==> flow/design.v (excerpt) <==
module processing_fsm(clock, reset, start_signal, size, done, 
                            buf_0_write_en, buf_1_write_en, error_buf_write_en,
                            buf_0_w_data, buf_1_w_data, error_mem_w_data,
                            buf_0_r_data, buf_1_r_data, error_mem_r_data,
                            buf_0_addr, buf_1_addr, error_mem_addr, buf_sel);
For scale: ~2400 cells after synthesis, ~250 flip-flops, ~0.023 mm² of cells after synthesis.
==> flow/config.mk <==
export PLATFORM = sky130hd
export DESIGN_NAME = processing_fsm
export DESIGN_NICKNAME = processing_fsm
export VERILOG_FILES = /design/flow/design.v
export SDC_FILE = /design/flow/constraint.sdc
export NUM_CORES = 4
export LEC_CHECK = 0
export CAP_MARGIN = 20
export CORE_MARGIN = 2
export CORE_UTILIZATION = 72
export CTS_CLUSTER_SIZE = 15
export PLACE_DENSITY_LB_ADDON = 0.02
export SETUP_SLACK_MARGIN = 0.68
export SLEW_MARGIN = 20
==> flow/constraint.sdc <==
create_clock -name core_clock -period 4.78 [get_ports {clock}]
set_input_delay 0.9560 -clock core_clock [delete_from_list [all_inputs] [get_ports {clock}]]
set_output_delay 0.9560 -clock core_clock [all_outputs]
set_load 0.01 [all_outputs]
run.sh (not shown) runs the stock make flow with config.mk's settings and CLKGATE_MAP_FILE=.
==> next run, changes <==
--- a/flow/config.mk
+++ b/flow/config.mk
@@ -11,3 +11,2 @@
-export CTS_CLUSTER_SIZE = 15
-export PLACE_DENSITY_LB_ADDON = 0.02
-export SETUP_SLACK_MARGIN = 0.68
+export PLACE_DENSITY = 0.79
+export SETUP_SLACK_MARGIN = -0.42
==> flow/constraint.sdc (replaced) <==
create_clock -name core_clock -period 4.24 [get_ports {clock}]
set_input_delay 0.8480 -clock core_clock [delete_from_list [all_inputs] [get_ports {clock}]]
set_output_delay 0.8480 -clock core_clock [all_outputs]
set_load 0.01 [all_outputs]
The new run finished but failed the layout checks on negative setup slack.
Worst hold slack loses 0.11 ns.
Synthesized area does not change.
Final area climbs by 1.6%.
Synthesized cell count stays the same.
Non-clock buffer count rises by 102.
==> next run, changes <==
--- a/flow/config.mk
+++ b/flow/config.mk
@@ -7,0 +8 @@
+export ABC_AREA = 1
@@ -11,2 +12 @@
-export PLACE_DENSITY = 0.79
-export SETUP_SLACK_MARGIN = -0.42
+export PLACE_DENSITY = 0.36
@@ -13,0 +14 @@
+export TNS_END_PERCENT = 10
==> flow/constraint.sdc (replaced) <==
create_clock -name core_clock -period 3.08 [get_ports {clock}]
set_input_delay 0.6160 -clock core_clock [delete_from_list [all_inputs] [get_ports {clock}]]
set_output_delay 0.6160 -clock core_clock [all_outputs]
set_load 0.01 [all_outputs]
What happened:
- This time the run finished but failed the layout checks on negative hold slack, negative setup slack
- worst hold slack is worse by 0.32 ns
- die area came out higher slightly
- count of clock-buffer cells in the layout drops by 1
- cell area goes up by a few percent
- routed wire length increases by well over a third
- fmax goes up by a little under a tenth
- setup slack degrades by 0.83 ns
- global-route usage came out higher by 13 points
- via count came out higher by a quarter to a third
- synthesized cell count went up by a quarter to a third


Starting RTL as in the previous note.
Settings: LEC_CHECK=0, CAP_MARGIN=20, CORE_MARGIN=2, CORE_UTILIZATION=72, CTS_CLUSTER_SIZE=87, HOLD_SLACK_MARGIN=-0.06, PLACE_DENSITY=0.63, SLEW_MARGIN=30; clock period 4.26 ns.
The baseline finished with negative setup slack left.
Change:
- CORE_UTILIZATION: 72 -> 33
- CTS_CLUSTER_SIZE: 87 -> default
- HOLD_SLACK_MARGIN: -0.06 -> default
- PLACE_DENSITY: 0.63 -> default
- SLEW_MARGIN: 30 -> 20
- clock period: 4.26 -> 5.51 ns (I/O delays scaled with it)
Result:
- With this change the flow ran to the end with no violations
- wire length went down by 7.7%
- synthesized cell count does not change
- design area is lower by 2.5%
- fmax goes down by 4.8%
- synthesized area stays the same
Change:
- CORE_UTILIZATION: 33 -> 65
- clock period: 5.51 -> 4.4 ns (I/O delays scaled with it)
After rerunning:
- Now the flow ran to the end with violations: negative setup slack
- clock-buffer cell count fell by 2
- routed wire length came out lower by a few percent
- hold slack got worse by 0.17 ns
- final area increases slightly
- core utilization goes up by 38 points
- final cell count goes down by roughly a tenth
Change:
- CORE_UTILIZATION: 65 -> 40
- clock period: 4.4 -> 5.51 ns (I/O delays scaled with it)
Outcome: With this change the flow passed the timing, DRC and antenna checks. Area after synthesis does not change. Worst setup slack improved by 0.61 ns. Flip-flop count does not change. Final cell count came out higher by about 6%. Count of clock-buffer cells in the layout came out lower by 3. Non-clock buffer count came out lower by 129. Critical path depth stays the same.


Starting RTL as in the previous note.
Settings: LEC_CHECK=0, ABC_AREA=0, CAP_MARGIN=40, CELL_PAD_IN_SITES_DETAIL_PLACEMENT=1, CORE_ASPECT_RATIO=0.54, CORE_MARGIN=2, CORE_UTILIZATION=47, CTS_CLUSTER_SIZE=89, GPL_ROUTABILITY_DRIVEN=0, HOLD_SLACK_MARGIN=0.04, MAX_ROUTING_LAYER=met4, SLEW_MARGIN=20, TNS_END_PERCENT=80; clock period 7.0 ns.
==> next run, changes <==
Settings changed: ABC_AREA 0 to not set, CAP_MARGIN 40 to 20, CELL_PAD_IN_SITES_DETAIL_PLACEMENT 1 to not set, CORE_ASPECT_RATIO 0.54 to not set, CORE_UTILIZATION 47 to 68, CTS_CLUSTER_SIZE 89 to not set, GPL_ROUTABILITY_DRIVEN 0 to not set, HOLD_SLACK_MARGIN 0.04 to not set, MAX_ROUTING_LAYER met4 to not set, TNS_END_PERCENT 80 to not set.
Clock period 7.0 ns to 5.52 ns, I/O delays scaled along.
The new run completed with no timing, DRC or antenna violations. Global-route usage climbs by 5.4 points. Via count drops by 2.3%. Core utilization climbs by 23 points. Register-to-register slack is worse by 1.2 ns. Synthesized area is unchanged. Final area hardly moves. Die size drops by 30%. Clock skew drops by 0.029 ns. Final cell count drops by 5.5%. Routed wire length drops by 17%.
==> next run, changes <==
Settings changed: CORE_UTILIZATION 68 to 70.
Clock period 5.52 ns to 8.6 ns, I/O delays scaled along.
Outcome: Routed wire length fell by 1.1%; via count falls by 1.1%; final cell count falls by 1.3%; sequential share of layout area grows by 0.21 points; global-route usage went up by 1.2 points; design area went down by 0.85%; clock skew rises by 0.013 ns; critical path depth does not change.


== job 8480 ==
processing_fsm again, from the RTL that the note above started with.
make LEC_CHECK=0 ABC_AREA=1 CAP_MARGIN=20 CORE_MARGIN=2 CORE_UTILIZATION=72 PLACE_DENSITY=0.42 SETUP_SLACK_MARGIN=0.37 SLEW_MARGIN=20 TNS_END_PERCENT=20 finish   # period 4.59 ns
Modified inputs, job 9363 compared to job 8480
diff --git a/flow/config.mk b/flow/config.mk
--- a/flow/config.mk
+++ b/flow/config.mk
@@ -7,3 +7,2 @@
 export LEC_CHECK = 0
-export ABC_AREA = 1
 export CAP_MARGIN = 20
@@ -11,5 +10,3 @@
 export CORE_UTILIZATION = 72
-export PLACE_DENSITY = 0.42
-export SETUP_SLACK_MARGIN = 0.37
+export PLACE_DENSITY = 0.79
 export SLEW_MARGIN = 20
-export TNS_END_PERCENT = 20
==> flow/constraint.sdc <==
create_clock -name core_clock -period 4.33 [get_ports {clock}]
set_input_delay 0.8660 -clock core_clock [delete_from_list [all_inputs] [get_ports {clock}]]
set_output_delay 0.8660 -clock core_clock [all_outputs]
set_load 0.01 [all_outputs]
## What came out
Compared with job 8480, job 9363 shows a higher fraction of synthesized cell area in xor and xnor cells. Initial standard-cell utilization of the core for job 9363 is higher than for job 8480. Of job 8480 and job 9363, just one finished clean: job 8480. Layout checks on job 9363: not met. Flow itself completed; violations: setup timing. The lower number of non-clock buffers in the layout came out of job 8480. The count of non-filler cells in the finished layout in job 9363 was lower than what job 8480 gave.
### job 9363 -> job 4668
diff --git a/flow/config.mk b/flow/config.mk
--- a/flow/config.mk
+++ b/flow/config.mk
@@ -9,4 +9,3 @@
 export CORE_MARGIN = 2
-export CORE_UTILIZATION = 72
-export PLACE_DENSITY = 0.79
+export CORE_UTILIZATION = 40
 export SLEW_MARGIN = 20
==> flow/constraint.sdc <==
create_clock -name core_clock -period 7.0 [get_ports {clock}]
set_input_delay 1.4000 -clock core_clock [delete_from_list [all_inputs] [get_ports {clock}]]
set_output_delay 1.4000 -clock core_clock [all_outputs]
set_load 0.01 [all_outputs]
==> results <==
Job 4668 completed end to end with timing, DRC and antenna clean. Against job 9363, job 4668 comes in about 60% lower on non-clock buffer count. Taking job 4668 over job 9363, the number of non-filler instances in the completed layout ratio works out to 1.07. Job 9363 → job 4668: post-layout period usage of the worst path lower, number of buffers created by CTS higher, worst setup timing slack at the placement stage higher.
> inputs changed (job 4668 -> job 3145)
diff --git a/flow/config.mk b/flow/config.mk
--- a/flow/config.mk
+++ b/flow/config.mk
@@ -7,5 +7,16 @@
 export LEC_CHECK = 0
-export CAP_MARGIN = 20
-export CORE_MARGIN = 2
-export CORE_UTILIZATION = 40
+export ABC_AREA = 0
+export CAP_MARGIN = 10
+export CELL_PAD_IN_SITES_DETAIL_PLACEMENT = 1
+export CORE_ASPECT_RATIO = 0.54
+export CORE_MARGIN = 8
+export CORE_UTILIZATION = 47
+export CTS_CLUSTER_DIAMETER = 35
+export CTS_CLUSTER_SIZE = 68
+export GPL_ROUTABILITY_DRIVEN = 1
+export HOLD_SLACK_MARGIN = 0.04
+export MAX_ROUTING_LAYER = met4
+export MIN_ROUTING_LAYER = met2
+export PLACE_DENSITY = 0.57
 export SLEW_MARGIN = 20
+export TNS_END_PERCENT = 80
Findings:
- Run status, job 3145: aborted in global routing, error GRT-0116
- [compare] base=job 4668 new=job 3145: area after synthesis saw little to no change, floorplan die width increased by about 30% relative to the old numbers.
- Going from job 4668 to job 3145, chip height moved down; count of H-tree levels built during CTS now sits at about the same level.
- The number of rows in the core area in job 4668 is 1.5 times that in job 3145.
Modified inputs, job 7087 compared to job 3145
==> flow/config.mk <==
export PLATFORM = sky130hd
export DESIGN_NAME = processing_fsm
export DESIGN_NICKNAME = processing_fsm
export VERILOG_FILES = /design/flow/design.v
export SDC_FILE = /design/flow/constraint.sdc
export NUM_CORES = 4
export LEC_CHECK = 0
export CAP_MARGIN = 20
export CORE_MARGIN = 2
export CORE_UTILIZATION = 19
export CTS_CLUSTER_SIZE = 55
export SLEW_MARGIN = 20
--- outcome ---
Job 7087 completed every stage of the flow, and the final layout passed the timing, DRC and antenna checks.
Changes observed in job 7087 relative to job 3145: die area shows an increase of 120%; synthesized cell count held; overall die width rose by about 11%; mean instance size in the synthesized netlist has remained practically unchanged.


## build 10
processing_fsm again, from the RTL that the note above started with.
Settings: LEC_CHECK=0, ABC_AREA=0, CAP_MARGIN=10, CELL_PAD_IN_SITES_DETAIL_PLACEMENT=1, CORE_ASPECT_RATIO=0.54, CORE_MARGIN=8, CORE_UTILIZATION=47, CTS_CLUSTER_DIAMETER=35, CTS_CLUSTER_SIZE=95, GPL_ROUTABILITY_DRIVEN=1, GPL_TIMING_DRIVEN=0, HOLD_SLACK_MARGIN=0.04, MAX_ROUTING_LAYER=met4, MIN_ROUTING_LAYER=met2, PLACE_DENSITY_LB_ADDON=0.23, SLEW_MARGIN=20, TNS_END_PERCENT=80; clock period 7.0 ns.
Tool error GRT-0116 stopped build 10 during global routing; no final results.
--- input diff build 10..build 57 ---
Settings: MIN_ROUTING_LAYER no longer set, was met2; ABC_AREA now 1, was 0; GPL_TIMING_DRIVEN no longer set, was 0; HOLD_SLACK_MARGIN no longer set, was 0.04; PLACE_DENSITY_LB_ADDON no longer set, was 0.23; CTS_CLUSTER_DIAMETER no longer set, was 35; CTS_CLUSTER_SIZE now 89, was 95; GPL_ROUTABILITY_DRIVEN no longer set, was 1; CORE_UTILIZATION now 23, was 47; TNS_END_PERCENT no longer set, was 80; CAP_MARGIN now 40, was 10; CORE_ASPECT_RATIO no longer set, was 0.54; CORE_MARGIN now 2, was 8.
### Flow results
Build 57 has completed all stages; timing, DRC and antenna checks passed. Changes observed in build 57 relative to build 10: post-synthesis cell type count decreased by 15 relative to the old numbers; height of the chip increased by 140 µm relative to the old numbers; post-placement cell count increased by 1263 relative to the old numbers; starting density of the core decreased by 25 points relative to the old numbers. Build 10 has a lower gate count after technology mapping than build 57. Looking at share of synthesized area occupied by flip-flops and latches, build 57 sits below build 10. [compare] base=build 10 new=build 57: chip area estimate from yosys synthesis increased by about 1.7% relative to the old numbers, final weighted congestion of routability-driven global placement decreased by 0.079 relative to the old numbers, chip footprint increased by about 80% relative to the old numbers.
Edits applied to the flow inputs when going from build 57 to build 69:
Settings: setting CORE_ASPECT_RATIO to 0.54 for the first time; changing CORE_UTILIZATION from 23 to 47; changing ABC_AREA from 1 to 0.
Findings:
In the tables for build 57 and build 69, area growth from synthesis to layout reads lower with build 69. Looking at the reports, build 69 completed the entire flow and the layout it produced met the timing, DRC and antenna checks. Build 57 was carried through to the last stage, and its layout satisfied the timing, DRC and antenna checks. For build 57, the most heavily used metal layer in global routing was met2, unlike build 69, where it was met1. Build 69 against build 57: area fraction in compound gates -3.8 points; post-placement cell area decreased by 0.0014 mm² relative to the old numbers. Build 69 ends up with higher core utilization than build 57 does. Build 69 against build 57: total number of cells along the worst setup path fell 11, cell area after layout went down, chip height fell by about 50%. Looking only at synthesized area, and setting everything else aside, the lower value of build 57 and build 69 goes to build 69. Setup slack: build 69 < build 57. Build 69 ends up with a met1 layer wirelength in the final routing that is 6.7% higher than in build 57.


== v15 ==
processing_fsm again, from the RTL that the note above started with.
export LEC_CHECK = 0
export ABC_AREA = 0
export CAP_MARGIN = 20
export CORE_ASPECT_RATIO = 1.98
export CORE_MARGIN = 2
export CORE_UTILIZATION = 72
export CTS_CLUSTER_DIAMETER = 367
export CTS_CLUSTER_SIZE = 96
export PLACE_DENSITY = 0.36
export SLEW_MARGIN = 20
export TNS_END_PERCENT = 10
create_clock -name core_clock -period 3.08 [get_ports {clock}]
v15 terminated abnormally: 5_1_grt reported GRT-0116.
For v41, these inputs were changed with respect to v15:
Settings: CTS_CLUSTER_SIZE: 96 -> unset; CTS_CLUSTER_DIAMETER: 367 -> 29; ABC_AREA: 0 -> unset; CORE_ASPECT_RATIO: 1.98 -> unset; PLACE_DENSITY: 0.36 -> 0.79; SETUP_SLACK_MARGIN: unset -> 0.59; the clock period (ns, I/O delays scaled along): 3.08 -> 4.24.
[summary]
- No crash in v41: every stage finished, but the layout fails its final checks due to setup timing.
- Horizontal extent of the die of v41 exceeds that of v15 by more than a quarter.
- On distinct cell type count after synthesis, v15 tracks v41 almost exactly.
- Diff v15 -> v41 | global placer's final weighted congestion | down by a little under 10%
- When v41 is set beside v15, its number of buffers inserted during clock tree synthesis turns out to be 53 larger.
- Looking at floorplan core density, v41 sits above v15.
- Synthesized area: v41 vs v15 identical
- [compare] base=v15 new=v41: total of hold buffers inserted after clock tree synthesis -1; placed cell count -8.2%; number of post-CTS setup repair buffers -2; core area -about 0.3%.
#### Input delta (v8 over v41)
Settings: TNS_END_PERCENT no longer set, was 10; CTS_CLUSTER_SIZE now 73, previously not set; PLACE_DENSITY_LB_ADDON now 0.12, previously not set; CTS_CLUSTER_DIAMETER no longer set, was 29; PLACE_DENSITY no longer set, was 0.79; SETUP_SLACK_MARGIN now 1.21, was 0.59.
[summary]
For via count, v8 and v41 come out practically identical. In the reports for v8 and v41, the smaller final cell utilization of the core belongs to v41. The run showing the smaller detailed-routed wire length on met3 is v8. v41 -> v8: synthesized cell count delta 0, exact match. In the final reports, the cell area of v8 is larger than that of v41. On detailed router's first-iteration violation count, v41 loses to v8. Looking only at post-CTS setup-driven buffer insertion count, and setting everything else aside, the lower value of v8 and v41 goes to v41. v8: complete, dirty (setup timing). Wire length reported by the detailed router (lower): v8.
Input changes introduced in v50 (baseline for comparison: v8):
Settings: removing PLACE_DENSITY_LB_ADDON (formerly 0.12); removing CTS_CLUSTER_SIZE (formerly 73); removing SETUP_SLACK_MARGIN (formerly 1.21); setting PLACE_DENSITY to 0.42 for the first time; setting ABC_AREA to 1 for the first time; changing the clock period (ns, I/O delays scaled along) from 4.24 to 4.59.
- Status v50: flow complete, layout not clean - setup timing
- Overall routed net length: lower on v8
- v8 vs v50, highest routed metal layer: met5 vs met4
- v50 gives more smallest setup slack after layout than v8 did.
- v50 ends up with a slew at the pin with the worst max-slew slack that is 0.28 ns higher than in v8.
- Standard cell area after detailed placement: lower on v50
- v50 vs v8 — cell area after synthesis climbed slightly
